job 3913:
==> flow/design.v (excerpt) <==
module ame_sobel_filter #(
    parameter LINE_DATA_BITS = 7,
    parameter COMP_DATA_BITS = 8
) (
    input logic clk_i,
    input logic rst_n_i,
    input  logic comp_init_i,
    output logic comp_done_o,
    input logic [5:0] [LINE_DATA_BITS-1:0] line_data_i,
    output logic [3:0] [3:0] [COMP_DATA_BITS-1:0] comp_data_o
);
typedef enum logic [2:0] {
    IDLE   = 3'b000,
    COMP_1 = 3'b001,
    COMP_2 = 3'b010,
    COMP_3 = 3'b011,
    COMP_4 = 3'b100,
    COMP_5 = 3'b101,
    COMP_6 = 3'b110
} state_t;
state_t ctl_sta;
logic [5:0] [1:0] [COMP_DATA_BITS-1:0] line_data;
logic [3:0] [3:0] [COMP_DATA_BITS-1:0] comp_data;
typedef enum logic {
    DATA_1 = 1'b0,
    DATA_2 = 1'b1
} comp_data_t;
generate
    for (genvar i = 0; i < 6; i++) begin: comp_block
        assign line_data[i][DATA_1] = line_data_i[i];
        assign line_data[i][DATA_2] = line_data_i[i] << 1;
    end
endgenerate
logic comp_done;
assign comp_done_o = comp_done;
assign comp_data_o = comp_data;
always_ff @(posedge clk_i or negedge rst_n_i)
begin
    if (!rst_n_i) begin
        ctl_sta <= IDLE;
        comp_done <= 'b0;
        comp_data <= 'b0;
    end else begin
        case (ctl_sta)
            IDLE:
                ctl_sta <= comp_init_i ? COMP_1 : ctl_sta;
            COMP_1:
                ctl_sta <= COMP_2;
            COMP_2:
                ctl_sta <= COMP_3;
            COMP_3:
                ctl_sta <= COMP_4;
            COMP_4:
                ctl_sta <= COMP_5;
            COMP_5:
                ctl_sta <= COMP_6;
            COMP_6:
                ctl_sta <= comp_init_i ? COMP_1 : IDLE;
            default:
                ctl_sta <= IDLE;
        endcase
        comp_done <= (ctl_sta == COMP_6);
        case (ctl_sta)
            IDLE:
                comp_data <= 'b0;
            COMP_1: begin
  ...
Size in the first run: about 2,100 cells after synthesis, about 140 flip-flops, ~170 I/O pins, ~16,000 um2 of cells after synthesis.
export LEC_CHECK = 0
export ABC_AREA = 1
export CAP_MARGIN = 20
export CELL_PAD_IN_SITES_DETAIL_PLACEMENT = 2
export CORE_ASPECT_RATIO = 1.09
export CORE_MARGIN = 2
export CORE_UTILIZATION = 40
export CTS_CLUSTER_SIZE = 68
export GPL_ROUTABILITY_DRIVEN = 0
export GPL_TIMING_DRIVEN = 1
export HOLD_SLACK_MARGIN = -0.01
export SLEW_MARGIN = 10
create_clock -name core_clock -period 2.4 [get_ports {clk_i}]
run.sh (not shown) runs the stock make flow with config.mk's settings and CLKGATE_MAP_FILE=.
For job 3913, the flow was terminated by a tool error in detailed placement (3_5_place_dp) and produced no final design.
Modified inputs, job 3343 compared to job 3913
# job 3913
export LEC_CHECK = 0
export ABC_AREA = 1
export CAP_MARGIN = 20
export CELL_PAD_IN_SITES_DETAIL_PLACEMENT = 2
export CORE_ASPECT_RATIO = 1.09
export CORE_MARGIN = 2
export CORE_UTILIZATION = 40
export CTS_CLUSTER_SIZE = 68
export GPL_ROUTABILITY_DRIVEN = 0
export GPL_TIMING_DRIVEN = 1
export HOLD_SLACK_MARGIN = -0.01
export SLEW_MARGIN = 10
create_clock -name core_clock -period 2.4 [get_ports {clk_i}]
# job 3343
export LEC_CHECK = 0
export CAP_MARGIN = 20
export CORE_MARGIN = 2
export CORE_UTILIZATION = 50
export SLEW_MARGIN = 20
create_clock -name core_clock -period 4.3 [get_ports {clk_i}]
Notes after the runs:
- Number of standard cells reported by yosys: job 3343 vs job 3913 down 663
- Job 3343 ended with every stage complete and zero timing, DRC or antenna violations.
- Diff job 3913 -> job 3343: area of the core region went down by 11,000 um2, synthesized area went down by 8.8%, synthesis area per yosys went down by 8.8%.
What job 2519 does differently from job 3343 at the input level:
# job 3343
export LEC_CHECK = 0
export CAP_MARGIN = 20
export CORE_MARGIN = 2
export CORE_UTILIZATION = 50
export SLEW_MARGIN = 20
create_clock -name core_clock -period 4.3 [get_ports {clk_i}]
# job 2519
export LEC_CHECK = 0
export CAP_MARGIN = 20
export CORE_MARGIN = 2
export CORE_UTILIZATION = 72
export PLACE_DENSITY = 0.92
export SLEW_MARGIN = 20
create_clock -name core_clock -period 3.11 [get_ports {clk_i}]
==> results <==
- Flow for job 2519 halted at clock tree synthesis (4_1_cts), error code DPL-0038.
- Horizontal die size in job 2519 is about 16% below job 3343.
- Compared with job 3343, job 2519 shows a higher last weighted congestion value of the routability-driven placer.
- Height of the die is lower on job 2519
- Of job 3343 and job 2519, the lower total half-perimeter wirelength after legalization and detailed placement belongs to job 3343.
- Reported for job 3343 and job 2519, count of state elements after synthesis turned out identical to the last digit.
- Die area (lower): job 2519
- The instance area after placement number comes out higher for job 2519 vs job 3343.
- From job 2519 to job 3343, tally of buffers added on design ports did not move at all.
- Re initial core utilization: job 2519 is 22 points up on job 3343.
Input changes introduced in job 822 (baseline for comparison: job 2519):
# job 2519
export LEC_CHECK = 0
export CAP_MARGIN = 20
export CORE_MARGIN = 2
export CORE_UTILIZATION = 72
export PLACE_DENSITY = 0.92
export SLEW_MARGIN = 20
create_clock -name core_clock -period 3.11 [get_ports {clk_i}]
# job 822
export LEC_CHECK = 0
export CAP_MARGIN = 20
export CORE_MARGIN = 2
export CORE_UTILIZATION = 65
export SLEW_MARGIN = 20
create_clock -name core_clock -period 3.87 [get_ports {clk_i}]
Results
- Job 822 | stages: all done | timing, DRC, antenna: all pass
- Relative to job 2519, number of cells in the design after placement has decreased by 8 in job 822.
- Going from job 2519 to job 822, placer's final routability congestion estimate grows by 1.0%.
- Minimum setup slack after placement in job 822 is 0.60 ns above job 2519.
Here is what was changed in the inputs of job 8831 compared with job 822.
# job 822
export LEC_CHECK = 0
export CAP_MARGIN = 20
export CORE_MARGIN = 2
export CORE_UTILIZATION = 65
export SLEW_MARGIN = 20
create_clock -name core_clock -period 3.87 [get_ports {clk_i}]
# job 8831
export LEC_CHECK = 0
export CAP_MARGIN = 20
export CORE_MARGIN = 2
export CORE_UTILIZATION = 70
export CTS_CLUSTER_DIAMETER = 49
export SETUP_SLACK_MARGIN = 1.02
export SLEW_MARGIN = 20
create_clock -name core_clock -period 3.67 [get_ports {clk_i}]
Results
| detailed placement HPWL | job 8831 vs job 822 | worse |
Looking only at number of core rows, and setting everything else aside, the higher value of job 822 and job 8831 goes to job 822.
What ended job 8831 was a tool error in clock tree synthesis (4_1_cts); the run never finished.
Diff job 822 -> job 8831: area of the die dropped 7.0%; floorplan-stage core utilization increased by 5.0 points relative to the old numbers; post-place setup slack went down by 0.10 ns; average instance area after synthesis level; total cell area at the placement stage +about 6%.

Setup of run A:
ame_sobel_filter again, from the RTL that the note above started with.
make LEC_CHECK=0 CAP_MARGIN=20 CORE_ASPECT_RATIO=1.88 CORE_MARGIN=2 CORE_UTILIZATION=65 CTS_CLUSTER_DIAMETER=356 GPL_ROUTABILITY_DRIVEN=0 PLACE_DENSITY_LB_ADDON=0.02 SLEW_MARGIN=25 finish   # period 7.68 ns
Run A | stages: all done | timing, DRC, antenna: all pass
The inputs of run B differ from those of run A as listed below.
# run A
export LEC_CHECK = 0
export CAP_MARGIN = 20
export CORE_ASPECT_RATIO = 1.88
export CORE_MARGIN = 2
export CORE_UTILIZATION = 65
export CTS_CLUSTER_DIAMETER = 356
export GPL_ROUTABILITY_DRIVEN = 0
export PLACE_DENSITY_LB_ADDON = 0.02
export SLEW_MARGIN = 25
create_clock -name core_clock -period 7.68 [get_ports {clk_i}]
# run B
export LEC_CHECK = 0
export CAP_MARGIN = 20
export CORE_MARGIN = 2
export CORE_UTILIZATION = 72
export PLACE_DENSITY = 0.95
export SLEW_MARGIN = 20
create_clock -name core_clock -period 3.11 [get_ports {clk_i}]
## What came out
Run status, run B: aborted in clock tree synthesis, error DPL-0038
Run B vs. run A: die width has increased, post-placement setup slack has decreased, core footprint has decreased, adder-cell share of the synthesized area has remained practically unchanged.
Run B vs run A, detailed-placement wirelength estimate went up by about 30%.
Re die height: run A and run B aren't equal, and the higher value belongs to run A.
Taking run A as the reference point, the floorplan die area of run B falls by 9.7%.
### run B -> run C
# run B
export LEC_CHECK = 0
export CAP_MARGIN = 20
export CORE_MARGIN = 2
export CORE_UTILIZATION = 72
export PLACE_DENSITY = 0.95
export SLEW_MARGIN = 20
create_clock -name core_clock -period 3.11 [get_ports {clk_i}]
# run C
export LEC_CHECK = 0
export CAP_MARGIN = 20
export CORE_MARGIN = 2
export CORE_UTILIZATION = 40
export SLEW_MARGIN = 20
create_clock -name core_clock -period 4.3 [get_ports {clk_i}]
The remaining runs in run B and run C completed every stage, whereas run B halted early. Run C vs run B — cell count after placement rose about 5%. [diff] worst slack after detailed placement, run C relative to run B: improvement. Summary of run C over run B: initial cell density of the core shows a reduction of 33 points, overall chip area shows an increase of 77%.

## exp/indigo
ame_sobel_filter again, from the RTL that the note above started with.
make LEC_CHECK=0 CAP_MARGIN=20 CORE_MARGIN=2 CORE_UTILIZATION=70 SETUP_SLACK_MARGIN=1.01 SLEW_MARGIN=20 finish   # period 3.46 ns
Status: exp/indigo FAILED at 4_1_cts (tool error)
### exp/indigo -> exp/xenon
- SETUP_SLACK_MARGIN no longer set, was 1.01
- CTS_CLUSTER_SIZE now 41, previously not set
- CORE_UTILIZATION now 66, was 70
- the clock period (ns, I/O delays scaled along) now 3.08, was 3.46
--- outcome ---
Of the runs exp/indigo and exp/xenon, none of them finished clean.
exp/indigo: it failed with a tool error in 4_1_cts, so there are no final results.
Going from exp/indigo to exp/xenon, floorplan core density now sits lower, vertical extent of the die increased by about 3% relative to the old numbers, die size now larger, detailed placement HPWL now sits lower.
Horizontal die size: exp/indigo and exp/xenon compared, lower one is exp/indigo
exp/xenon vs. exp/indigo: instance count after placement with tap cells included saw little to no change, area of the core saw an increase.
--- input diff exp/xenon..exp/willow ---
- swapping 66 for 67 in CORE_UTILIZATION
- swapping 41 for 73 in CTS_CLUSTER_SIZE
- putting ABC_AREA at 1 where nothing was set
- swapping 3.08 for 3.87 in the clock period (ns, I/O delays scaled along)
Findings:
- exp/willow: full flow OK, the timing, design-rule and antenna checks passed
- exp/willow against exp/xenon: share of the synthesized netlist area taken by xor and xnor gates went down 5.3 points; synthesized cell count went up about 45%; synthesized netlist net count increased about 37%; die area went up; placed instance count up 28%.
- Relative to exp/xenon, simple-gate share of the synthesized area has increased by 21 points in exp/willow.
- exp/willow vs exp/xenon, fraction of the mapped netlist area in compound gates went down by 13 points.
- exp/willow vs exp/xenon — yosys stat chip area climbed by a little under 10%
- The netlist area before placement of exp/willow is higher than that of exp/xenon.
- Floorplan utilization | exp/willow above exp/xenon
Input changes introduced in exp/maple (baseline for comparison: exp/willow):
- CORE_UTILIZATION: 67 -> 72
- SETUP_SLACK_MARGIN: unset -> 0.25
- SLEW_MARGIN: 20 -> 40
- CAP_MARGIN: 20 -> 5
- the clock period (ns, I/O delays scaled along): 3.87 -> 1.91
The log for exp/maple ends in 4_1_cts with error DPL-0038, so the run never completed.
exp/willow and exp/maple ended up with nearly the same area share of and-or/or-and cells after synthesis.
Synthesized area essentially unchanged between exp/willow and exp/maple.
exp/willow has a higher width of the die than exp/maple.
From exp/maple to exp/willow, post-synthesis cell count did not move at all.
exp/maple vs exp/willow — number of core rows dropped by a few percent
exp/maple against exp/willow: number of instances in the placed design increased about 5.6%; global placement routability congestion increased 0.034; die area decreased about 7%.
From exp/willow to exp/maple, average cell area after synthesis did not move at all.
[exp/maple vs exp/willow] fraction of the core area occupied by cells at floorplan: higher in exp/maple
Worst setup timing slack at the placement stage: exp/maple worse than exp/willow

== fjord ==
Starting RTL as in the previous note.
make LEC_CHECK=0 ABC_AREA=1 CAP_MARGIN=20 CORE_MARGIN=2 CORE_UTILIZATION=72 CTS_CLUSTER_DIAMETER=374 CTS_CLUSTER_SIZE=95 PLACE_DENSITY=0.89 SETUP_SLACK_MARGIN=0.14 SLEW_MARGIN=20 TNS_END_PERCENT=5 finish   # period 1.53 ns
The log for fjord ends in 4_1_cts with error DPL-0038, so the run never completed.
### fjord -> amber
==> flow/config.mk <==
export PLATFORM = sky130hd
export DESIGN_NAME = ame_sobel_filter
export DESIGN_NICKNAME = ame_sobel_filter
export VERILOG_FILES = /design/flow/design.v
export SDC_FILE = /design/flow/constraint.sdc
export NUM_CORES = 4
export LEC_CHECK = 0
export CAP_MARGIN = 20
export CORE_MARGIN = 2
export CORE_UTILIZATION = 72
export CTS_CLUSTER_DIAMETER = 49
export CTS_CLUSTER_SIZE = 31
export PLACE_DENSITY = 0.95
export SLEW_MARGIN = 20
==> flow/constraint.sdc <==
create_clock -name core_clock -period 3.67 [get_ports {clk_i}]
set_input_delay 0.7340 -clock core_clock [delete_from_list [all_inputs] [get_ports {clk_i}]]
set_output_delay 0.7340 -clock core_clock [all_outputs]
set_load 0.01 [all_outputs]
Notes after the runs:
- amber failed in 5_1_grt with GRT-0116.
- Re core utilization at floorplan: fjord and amber aren't equal, and the higher value belongs to fjord.
- In the metrics for fjord and amber, the one carrying the lower worst slack at placement is fjord.
- Diff fjord -> amber | die area | down by a little under 10%
- Arithmetic-cell share of the synthesized area counting full adders, half adders and majority gates sits higher in amber than in fjord.
- Across both runs, synthesis area per yosys was lower for amber than for fjord.
## Diff of input files: ember against amber
diff --git a/flow/config.mk b/flow/config.mk
--- a/flow/config.mk
+++ b/flow/config.mk
@@ -8,7 +8,4 @@
 export CAP_MARGIN = 20
 export CORE_MARGIN = 2
-export CORE_UTILIZATION = 72
-export CTS_CLUSTER_DIAMETER = 49
-export CTS_CLUSTER_SIZE = 31
-export PLACE_DENSITY = 0.95
+export CORE_UTILIZATION = 40
 export SLEW_MARGIN = 20
==> flow/constraint.sdc <==
create_clock -name core_clock -period 5.0 [get_ports {clk_i}]
set_input_delay 1.0000 -clock core_clock [delete_from_list [all_inputs] [get_ports {clk_i}]]
set_output_delay 1.0000 -clock core_clock [all_outputs]
set_load 0.01 [all_outputs]
==> comparison <==
Status(amber) = ERROR, stage = 5_1_grt. ember closes out successfully: all stages finished, all timing, DRC and antenna checks passed. When ember is set beside amber, its standard cell area after detailed placement turns out to be about 7% smaller. Relative to amber, setup fix buffers added after clock tree synthesis has decreased by 5 in ember. On number of storage elements in the synthesis netlist, amber and ember are basically level. On initial cell density of the core, the higher figure sits with amber, not ember. Compared ember vs amber, and area of the core region is up in ember. ~same summed instance area of the synthesized netlist in amber and ember. Changes observed in ember relative to amber: half-perimeter wire length of the detailed placement result went down about 20%; post-cts repair resize count went down 126. ember against amber: total die area increased by 77% relative to the old numbers, final estimated routing congestion in global placement decreased by 0.038 relative to the old numbers. Min standard-cell row count across amber and ember: amber.
Input-level comparison between tundra and ember:
diff --git a/flow/config.mk b/flow/config.mk
--- a/flow/config.mk
+++ b/flow/config.mk
@@ -6,6 +6,10 @@
 export NUM_CORES = 4
 export LEC_CHECK = 0
-export CAP_MARGIN = 20
+export CAP_MARGIN = 30
+export CORE_ASPECT_RATIO = 1.4
 export CORE_MARGIN = 2
-export CORE_UTILIZATION = 40
+export CORE_UTILIZATION = 70
+export CTS_CLUSTER_DIAMETER = 342
+export CTS_CLUSTER_SIZE = 99
 export SLEW_MARGIN = 20
+export TNS_END_PERCENT = 15
Notes after the runs:
| final net count | ember vs tundra | ≈ equal |
Compared to ember, tundra leaves less free space in the core.
Sum of internal, switching and leakage power across tundra and ember: no real change.
Clock skew of tundra is on par with ember.
Between tundra and ember, portion of total power attributed to combinational logic is lower for ember, tundra comes in above that.
Power figures rest on the tool's default switching activity, not on a simulated workload.
